Setup of old:
// Temple
module Temple #(
    parameter ADDR_WIDTH = 16,
    parameter DATA_WIDTH = 16
) (
    input                   clk,
    rst,
    output [ADDR_WIDTH-1:0] addr,
    input  [          15:0] rd_data,
    output [          15:0] wr_data,
    output                  en
);
  wire [15:0] pc_sel_data, acc_sel_data, reg_sel_data, imm_sel_data;
  wire [15:0] pc_out, add_out, acc_out;
  wire [15:0] regfile_out, rf_out, alu_out;
  wire [2:0] flag_out, alu_flag;
  wire pc_sel, acc_sel, reg_sel, addr_sel;
  wire pc_en, acc_en, regfile_en, flag_en, rf_en;
  wire [1:0] imm_sel, alu_op;
  wire [ 2:0] op;
  wire [ 3:0] state;
  wire [13:0] dec;
  wire [ 4:0] regfile_addr;
  wire [ 7:0] half_imm_data;
  assign {pc_sel,addr_sel,reg_sel,acc_sel,imm_sel[1:0],alu_op[1:0],pc_en,acc_en,regfile_en,rf_en,flag_en,en} = dec;
  state statemachine (
      .clk(clk),
      .rst(rst),
      .op(op),
      .state(state),
      .flag(flag_out)
  );
  decode decode (
      .op(op),
      .state(state),
      .dec(dec)
  );
  register PC (
      .clk(clk),
      .rst(rst),
      .en(pc_en),
      .data_in(pc_sel_data),
      .data_out(pc_out)
  );
  register Acc (
      .clk(clk),
      .rst(rst),
      .en(acc_en),
      .data_in(acc_sel_data),
      .data_out(acc_out)
  );
  register #(
      .N(3)
  ) flag (
      .clk(clk),
      .rst(rst),
      .en(flag_en),
      .data_in(alu_flag),
      .data_out(flag_out)
  );
  register regi (
      .clk(clk),
      .rst(rst),
      .en(rf_en),
      .data_in(regfile_out),
      .data_out(rf_out)
  );
  alu alu (
      .data_in1(rf_out),
      .data_in2(acc_out),
      .op(alu_op),
      .data_out(alu_out),
  ...
Size: ~51 I/O pins.
make LEC_CHECK=0 CAP_MARGIN=40 CORE_ASPECT_RATIO=0.9 CORE_MARGIN=2 CORE_UTILIZATION=70 CTS_CLUSTER_SIZE=15 SETUP_SLACK_MARGIN=0.4 SLEW_MARGIN=20 finish   # period 3.08 ns
run.sh (not shown) runs the stock make flow with config.mk's settings and CLKGATE_MAP_FILE=.
Final checks on old, whose flow otherwise completed, came back failing, citing negative setup slack.
Input-level comparison between new and old:
--- a/flow/config.mk
+++ b/flow/config.mk
@@ -8,2 +8 @@
-export CAP_MARGIN = 40
-export CORE_ASPECT_RATIO = 0.9
+export CAP_MARGIN = 5
- new is listed as incomplete: the tool reported an error in global routing (5_1_grt) and the run ended there.
- Between old and new, the net count after synthesis figures differ only marginally.
- Number of resized instances in the post-cts repair step: new > old
- For average cell area after synthesis, old and new come out practically identical.
- Changes observed in new relative to old: number of core rows went up, half-perimeter wire length of the detailed placement result went up.
- Looking at old and new, the placement-stage cell area is a wash.
- Compared with old, new shows final weighted congestion of routability-driven global placement higher by 2.2%.
- When new is set beside old, its total CTS buffers turns out to be 1 larger.

========
Temple again, from the RTL that the note above started with.
// Temple
module Temple #(
    parameter ADDR_WIDTH = 16,
    parameter DATA_WIDTH = 16
) (
    input                   clk,
    rst,
    output [ADDR_WIDTH-1:0] addr,
    input  [          15:0] rd_data,
    output [          15:0] wr_data,
    output                  en
);
Settings: LEC_CHECK=0, CAP_MARGIN=20, CORE_MARGIN=2, CORE_UTILIZATION=40, PLACE_DENSITY=0.6, SLEW_MARGIN=20; clock period 5.54 ns.
Change:
CORE_UTILIZATION = 65   (was 40)
clock period = 3.08 ns   (was 5.54 ns; I/O delays follow)
Combinational power goes up by 110%.
Wire length rose by 8.8%.
Synthesized cell count does not change.

========
Setup of v13:
Temple again, from the RTL that the note above started with.
export LEC_CHECK = 0
export CAP_MARGIN = 20
export CELL_PAD_IN_SITES_GLOBAL_PLACEMENT = 1
export CORE_ASPECT_RATIO = 1.88
export CORE_MARGIN = 8
export CORE_UTILIZATION = 40
export GPL_ROUTABILITY_DRIVEN = 0
export GPL_TIMING_DRIVEN = 1
export MAX_ROUTING_LAYER = met4
export MIN_ROUTING_LAYER = met2
export PLACE_DENSITY = 0.6
export SLEW_MARGIN = 20
create_clock -name core_clock -period 3.16 [get_ports {clk}]
What v16 does differently from v13 at the input level:
==> flow/config.mk <==
export PLATFORM = sky130hd
export DESIGN_NAME = Temple
export DESIGN_NICKNAME = Temple
export VERILOG_FILES = /design/flow/design.v
export SDC_FILE = /design/flow/constraint.sdc
export NUM_CORES = 4
export LEC_CHECK = 0
export CAP_MARGIN = 20
export CORE_MARGIN = 2
export CORE_UTILIZATION = 40
export GPL_TIMING_DRIVEN = 0
export MIN_ROUTING_LAYER = met2
export PLACE_DENSITY = 0.6
export SLEW_MARGIN = 20
==> flow/constraint.sdc <==
create_clock -name core_clock -period 7.0 [get_ports {clk}]
set_input_delay 1.4000 -clock core_clock [delete_from_list [all_inputs] [get_ports {clk}]]
set_output_delay 1.4000 -clock core_clock [all_outputs]
set_load 0.01 [all_outputs]
[summary]
Every stage of the flow completed for v16, and the final layout passed the timing, design-rule and antenna checks. Comparing v16 against v13, there is no change at all in area after synthesis. The count of hold-fix buffers inserted at cts on v13 is in line with that on v16. Total power delta for v16 relative to v13: 14 mW lower. In the flow results for v16 and v13, the clock insertion delay at the later pin of the skew report is smaller on v13. Diff v13 -> v16 | largest stage delay on the critical path | increase of 110 ps. [compare] base=v13 new=v16: sequential share of cell area moved up; worst hold slack moved up.
Inputs modified between v16 and v42:
-- flow/config.mk --
<<< v16, line 9
export CORE_MARGIN = 2
export CORE_UTILIZATION = 40
export GPL_TIMING_DRIVEN = 0
export MIN_ROUTING_LAYER = met2
export PLACE_DENSITY = 0.6
export SLEW_MARGIN = 20
>>> v42, line 9
export CORE_MARGIN = 2
export CORE_UTILIZATION = 59
export SLEW_MARGIN = 20
==> flow/constraint.sdc <==
create_clock -name core_clock -period 4.75 [get_ports {clk}]
set_input_delay 0.9500 -clock core_clock [delete_from_list [all_inputs] [get_ports {clk}]]
set_output_delay 0.9500 -clock core_clock [all_outputs]
set_load 0.01 [all_outputs]
v42 vs v16 — power density relative to cell area climbed by more than a quarter. Compared v42 vs v16, and largest vdd supply drop is up in v42. Looking at total power, v42 sits 33% higher than v16 does. The final reports for v42 and v16 show die size lower in the former.
Input changes introduced in v19 (baseline for comparison: v42):
-- flow/config.mk --
<<< v42, line 9
export CORE_MARGIN = 2
export CORE_UTILIZATION = 59
export SLEW_MARGIN = 20
>>> v19, line 9
export CORE_MARGIN = 2
export CORE_UTILIZATION = 63
export SLEW_MARGIN = 20
==> flow/constraint.sdc <==
create_clock -name core_clock -period 3.2 [get_ports {clk}]
set_input_delay 0.6400 -clock core_clock [delete_from_list [all_inputs] [get_ports {clk}]]
set_output_delay 0.6400 -clock core_clock [all_outputs]
set_load 0.01 [all_outputs]
## What came out
- Number of gates on the worst path with buffers counted ends up higher on v19.
- Looking at fraction of met2 tracks used by global routing, v19 sits 4.6 points higher than v42 does.
- Compare v42 and v19 | final worst slack lower: v19
What v29 does differently from v19 at the input level:
-- flow/config.mk --
<<< v19, line 9
export CORE_MARGIN = 2
export CORE_UTILIZATION = 63
export SLEW_MARGIN = 20
>>> v29, line 9
export CORE_MARGIN = 2
export CORE_UTILIZATION = 43
export PLACE_DENSITY = 0.6
export SLEW_MARGIN = 20
==> flow/constraint.sdc <==
create_clock -name core_clock -period 5.54 [get_ports {clk}]
set_input_delay 1.1080 -clock core_clock [delete_from_list [all_inputs] [get_ports {clk}]]
set_output_delay 1.1080 -clock core_clock [all_outputs]
set_load 0.01 [all_outputs]
Findings:
The flow did not stop early for v19: all stages ran, and the layout cleared the timing, design-rule and antenna checks.
v29: all stages complete, timing, DRC and antenna checks passed
Going from v19 to v29, the power density over the cells was found to have gone down by 370 mW/mm^2.
v29 vs. v19: sequential share of layout area now larger; power share of the clock group rose by 0.5 points; area growth from synthesis to final layout now sits lower; clock network power dropped about 44%.
Share of total power in combinational logic (v29 over v19): decrease, 3.0 points
Between v19 and v29, part of the power in registers is higher for v29, v19 comes in under that.
Between v19 and v29, the cell count went up.
Max total instance count after detailed placement across v19 and v29: v29

========
## build 70
Starting RTL as in the previous note.
clock: 7.0 ns
lec_check: 0
cap_margin: 20
core_margin: 2
core_utilization: 40
place_density: 0.6
slew_margin: 20
Input changes introduced in build 7 (baseline for comparison: build 70):
- CTS_CLUSTER_SIZE: unset -> 80
- GPL_TIMING_DRIVEN: unset -> 0
- PLACE_DENSITY_LB_ADDON: unset -> 0.19
- PLACE_DENSITY: 0.6 -> unset
- MIN_ROUTING_LAYER: unset -> met2
- CAP_MARGIN: 20 -> 5
- Build 7 was carried through to the last stage, and its layout satisfied the timing, design-rule and antenna checks.
- Build 7 ended up with a higher non-filler instance count after layout than build 70 did.
- Build 7 vs build 70, most used routing layer in global routing: met3 vs met2
- Build 7 against build 70: worst setup margin went up by 0.56 ns; clock buffer count from CTS went up by 3; wire length went up by 12000 um; via count went up by 5004; total length of routed met2 wires went up by 23%.
> inputs changed (build 7 -> build 54)
- swapping 0.19 for 0.08 in PLACE_DENSITY_LB_ADDON
- putting ABC_AREA at 1 where nothing was set
- swapping 80 for 62 in CTS_CLUSTER_SIZE
- putting MAX_ROUTING_LAYER at met4 where nothing was set
### Flow results
All of build 54 and build 7 finish clean. Changes observed in build 54 relative to build 7: highest ir drop seen on vdd now sits lower; time the final worst path needs with I/O delays and setup now sits higher; proportion of power drawn by the clock network now sits lower; die area now sits higher; maximum clock frequency now sits lower. Of build 54 and build 7, the run reporting the lower actual transition at the worst max-transition pin was build 54. Worst reg-to-reg setup slack, build 54 and build 7, higher one = build 7.
> inputs changed (build 54 -> build 97)
- CORE_UTILIZATION: 40 -> 68
- MAX_ROUTING_LAYER: met4 -> unset
- GPL_TIMING_DRIVEN: 0 -> unset
- MIN_ROUTING_LAYER: met2 -> unset
- ABC_AREA: 1 -> unset
- CAP_MARGIN: 5 -> 20
- CTS_CLUSTER_SIZE: 62 -> 36
- PLACE_DENSITY_LB_ADDON: 0.08 -> unset
- the clock period (ns, I/O delays scaled along): 7.0 -> 5.78
### Flow results
- Build 97: PASS, flow complete, no timing, DRC or antenna violations
- Relative to build 54, number of CTS-inserted buffers has decreased by 9 in build 97.
- The worst reg2reg path depth of build 97 falls short of that of build 54 by 4.
- Sort build 54 and build 97 by initial antenna violation count, descending, and build 97 comes first.
The inputs of build 76 differ from those of build 97 as listed below.
- CORE_UTILIZATION: 68 -> 63
- CTS_CLUSTER_SIZE: 36 -> unset
- the clock period (ns, I/O delays scaled along): 5.78 -> 3.17
==> comparison <==
The total track usage of build 76 falls short of that of build 97 by 4.3 points.
Compared with build 97, build 76 degrades cell area.
Compared with build 97, in build 76 least setup slack across all paths after layout went down 0.63 ns; fraction of area in non-clock buffers went up 3.6 points; mean routed wirelength per cell went down about 10%; total length of routed met2 wires went down 3.5%; worst hold slack went down 0.43 ns.

========
The RTL this note starts from:
==> flow/design.v <==
`timescale 1ns / 1ns
`timescale 1ns / 1ns
module alu #(
    parameter DATA_WIDTH = 16
) (
    input [DATA_WIDTH-1:0] data_in1,
    data_in2,
    input [1:0] op,
    output reg [DATA_WIDTH-1:0] data_out,
    output [2:0] flag
);
  reg carry;
  wire zero, neg;
  wire [16:0] data_in1_add, data_in2_add;
  assign data_in1_add = data_in1;
  assign data_in2_add = data_in2;
  always @(*) begin
    case (op)
      2'b00: {carry, data_out} = {1'b0, ~(data_in1 | data_in2)};
      2'b01: {carry, data_out} = data_in1_add + data_in2_add;
      2'b10: {carry, data_out} = {1'b0, data_in1};
      2'b11: {carry, data_out} = {1'b0, (data_in2 >> 1)};
    endcase
  end
  assign zero = ~(|data_out);
  assign neg  = data_out[DATA_WIDTH-1];
  assign flag = {zero, neg, carry};
endmodule
`timescale 1ns / 1ns
module register #(
    parameter N = 16
) (
    input clk,
    rst,
    en,
    input [N-1:0] data_in,
    output reg [N-1:0] data_out
);
  always @(posedge clk, negedge rst) begin
    if (!rst) begin
      data_out <= 0;
    end else begin
      if (en) begin
        data_out <= data_in;
      end
    end
  end
endmodule
`timescale 1ns / 1ns
module registerfile #(
    parameter N = 16,
    M = 5
) (
    input clk,
    en,
    input [N-1:0] wr_data,
    input [M-1:0] addr,
    output [N-1:0] rd_data
);
  reg [N-1:0] mem[(2**M)-1:0];
  assign rd_data = (addr == 29) ? 0 : ( (addr == 30) ? 16'h1 : ( (addr == 31) ? 16'hffff : mem[addr]));
  always @(posedge clk) begin
    if (en) begin
      mem[addr] <= wr_data;
    end
  end
endmodule
`timescale 1ns / 1ns
 `timescale 1ns / 1ns
module state (
    input            clk,
    rst,
    input      [2:0] op,
    output reg [3:0] state,
    input      [2:0] flag
);
  reg [3:0] nextstate;
  reg       br;
  always @(*) begin
    case (state)
      4'b0000: begin
        if (op == 3'b000) begin
          nextstate = 4'b0001;
        end else if (op == 3'b001) begin
          nextstate = 4'b0010;
        end else if (op == 3'b010) begin
          nextstate = 4'b0011;
        end else if (op == 3'b011) begin
          nextstate = 4'b1010;
        end else if (op == 3'b100) begin
          nextstate = 4'b0100;
        end else if (op == 3'b101) begin
          nextstate = 4'b0101;
        end else if (op == 3'b110) begin
          nextstate = 4'b1000;
        end else nextstate = 4'b0111;
      end
      4'b0001: begin
        nextstate = 4'b1010;
      end
      4'b0010: nextstate = 4'b1010;
      4'b0011: nextstate = 4'b1010;
      4'b0100: nextstate = 4'b1010;
      4'b0101: nextstate = 4'b0110;
      4'b0110: nextstate = 4'b1010;
      4'b0111: nextstate = 4'b1010;
      4'b1000:
      if (br) nextstate = 4'b1001;
      else nextstate = 4'b1010;
      4'b1001: nextstate = 4'b0000;
      4'b1010: nextstate = 4'b0000;
      default: nextstate = 4'b0000;
    endcase   
  end
  always @(posedge clk, negedge rst) begin
    if (!rst) begin
      state <= 4'b0000;
    end else begin
      state <= nextstate;
    end
  end
  always @(*) begin
    case (op)
      3'h0: br = 0;
      3'h1: br = flag[0];
      3'h2: br = flag[1];
      3'h3: br = flag[1] | flag[0];
      3'h4: br = flag[2];
      3'h5: br = flag[2] | flag[0];
      3'h6: br = flag[2] | flag[1];
      3'h7: br = 1;
      default: br = 0;
    endcase   
  end   
endmodule   
`timescale 1ns / 1ns
 `timescale 1ns / 1ns
module decode (
    input [2:0] op,
    input [3:0] state,
    output reg [13:0] dec
);
  always @(*) begin
    case (state)
      4'b0000: begin
        if (op == 3'b110) begin
          dec = 14'b1_1_x_x_xx_xx_1_0_0_1_0_0;
        end else if (op == 3'b101) begin
          dec = 14'b1_1_x_x_xx_xx_1_0_0_0_0_0;
        end else if (op == 3'b011) begin
          dec = 14'bx_1_0_x_1x_xx_0_0_1_0_0_0;
        end else begin
          dec = 14'bx_1_x_x_xx_xx_0_0_0_1_0_0;
        end
      end
      4'b0001: dec = 14'bx_1_x_1_xx_00_0_1_0_0_1_0;
      4'b0010: dec = 14'bx_1_x_1_xx_01_0_1_0_0_1_0;
      4'b0011: dec = 14'bx_0_x_0_1x_xx_0_1_0_0_0_0;
      4'b0100: dec = 14'bx_0_x_x_xx_xx_0_0_0_0_0_1;
      4'b0101: dec = 14'b1_1_x_0_00_xx_1_1_0_0_0_0;
      4'b0110: dec = 14'b1_1_x_0_01_xx_0_1_0_0_0_0;
      4'b1000: dec = 14'bx_1_1_x_xx_xx_0_0_1_0_0_0;
      4'b1001: dec = 14'b0_1_x_x_xx_xx_1_0_0_0_0_0;
      4'b0111: dec = 14'bx_1_x_1_xx_11_0_1_0_0_1_0;
      4'b1011: dec = 14'bx_1_0_x_xx_xx_0_0_0_0_0_1;
      4'b1010: dec = 14'b1_1_x_x_xx_xx_1_0_0_0_0_0;
      default: dec = 14'b0;
    endcase
  end
endmodule
`timescale 1ns / 1ns
module Temple #(
    parameter ADDR_WIDTH = 16,
    parameter DATA_WIDTH = 16
) (
    input                   clk,
    rst,
    output [ADDR_WIDTH-1:0] addr,
    input  [          15:0] rd_data,
    output [          15:0] wr_data,
    output                  en
);
  wire [15:0] pc_sel_data, acc_sel_data, reg_sel_data, imm_sel_data;
  wire [15:0] pc_out, add_out, acc_out;
  wire [15:0] regfile_out, rf_out, alu_out;
  wire [2:0] flag_out, alu_flag;
  wire pc_sel, acc_sel, reg_sel, addr_sel;
  wire pc_en, acc_en, regfile_en, flag_en, rf_en;
  wire [1:0] imm_sel, alu_op;
  wire [ 2:0] op;
  wire [ 3:0] state;
  wire [13:0] dec;
  wire [ 4:0] regfile_addr;
  wire [ 7:0] half_imm_data;
  assign {pc_sel,addr_sel,reg_sel,acc_sel,imm_sel[1:0],alu_op[1:0],pc_en,acc_en,regfile_en,rf_en,flag_en,en} = dec;
  state statemachine (
      .clk(clk),
      .rst(rst),
      .op(op),
      .state(state),
      .flag(flag_out)
  );
  decode decode (
      .op(op),
      .state(state),
      .dec(dec)
  );
  register PC (
      .clk(clk),
      .rst(rst),
      .en(pc_en),
      .data_in(pc_sel_data),
      .data_out(pc_out)
  );
  register Acc (
      .clk(clk),
      .rst(rst),
      .en(acc_en),
      .data_in(acc_sel_data),
      .data_out(acc_out)
  );
  register #(
      .N(3)
  ) flag (
      .clk(clk),
      .rst(rst),
      .en(flag_en),
      .data_in(alu_flag),
      .data_out(flag_out)
  );
  register regi (
      .clk(clk),
      .rst(rst),
      .en(rf_en),
      .data_in(regfile_out),
      .data_out(rf_out)
  );
  alu alu (
      .data_in1(rf_out),
      .data_in2(acc_out),
      .op(alu_op),
      .data_out(alu_out),
      .flag(alu_flag)
  );
  registerfile regfile (
      .clk(clk),
      .en(regfile_en),
      .wr_data(reg_sel_data),
      .rd_data(regfile_out),
      .addr(regfile_addr)
  );
  assign pc_sel_data = (pc_sel) ? add_out : rf_out;
  assign add_out = pc_out + 16'h1;
  assign acc_sel_data = (acc_sel) ? alu_out : imm_sel_data;
  assign reg_sel_data = (reg_sel) ? add_out : acc_out;
  assign addr = addr_sel ? {pc_out[15:1], 1'b0} : {rf_out[15:1], 1'b0};
  assign wr_data = acc_out;
  assign op = (pc_out[0]) ? rd_data[15:13] : rd_data[7:5];
  assign regfile_addr = (pc_out[0]) ? rd_data[12:8] : rd_data[4:0];
  assign half_imm_data = (pc_out[0]) ? rd_data[15:8] : rd_data[7:0];
  assign imm_sel_data = (imm_sel[1]) ? rd_data[15:0] : ( (imm_sel[0]) ? {half_imm_data, acc_out[7:0]} : {acc_out[15:8], half_imm_data});
endmodule   
make LEC_CHECK=0 ABC_AREA=1 CAP_MARGIN=20 CORE_MARGIN=2 CORE_UTILIZATION=72 CTS_CLUSTER_DIAMETER=384 CTS_CLUSTER_SIZE=100 PLACE_DENSITY=0.4 SETUP_SLACK_MARGIN=0.91 SLEW_MARGIN=20 finish   # period 3.08 ns
The baseline stopped in global routing (5_1_grt) on GRT-0232.
Change:
Settings changed: ABC_AREA 1 to unset, CTS_CLUSTER_DIAMETER 384 to unset, CTS_CLUSTER_SIZE 100 to 15, PLACE_DENSITY 0.4 to 0.6, SETUP_SLACK_MARGIN 0.91 to unset.
The new run reached the layout checks and failed them: negative setup slack.
Die area went down by 1.6%.
Area after synthesis went down by 1.6%.
Synthesized cell count went down by 27%.
Change:
Settings changed: CTS_CLUSTER_SIZE 15 to 36, PLACE_DENSITY 0.6 to 0.82.
Clock period 3.08 ns to 5.59 ns, I/O delays scaled along.
What happened:
- With this change the flow ran to the end with no violations
- design area went down by 5.3%
- area after synthesis does not change
- power shrinks by 49%
- wire length decreases by 16%
- hold slack is better by 0.28 ns
- via count falls by 11%
- final cell count decreases by 5.7%
- non-clock buffer count shrinks by 124
Change:
Settings changed: CORE_UTILIZATION 72 to 70, CTS_CLUSTER_SIZE 36 to 15, PLACE_DENSITY 0.82 to unset, SETUP_SLACK_MARGIN set to 0.49.
Clock period 5.59 ns to 3.17 ns, I/O delays scaled along.
This time the run ended with an error in global routing (5_1_grt) on GRT-0232.
Synthesized area does not change.
Die size increases by about 2.8%.
Synthesized cell count is unchanged.
Power figures rest on the tool's default switching activity, not on a simulated workload.
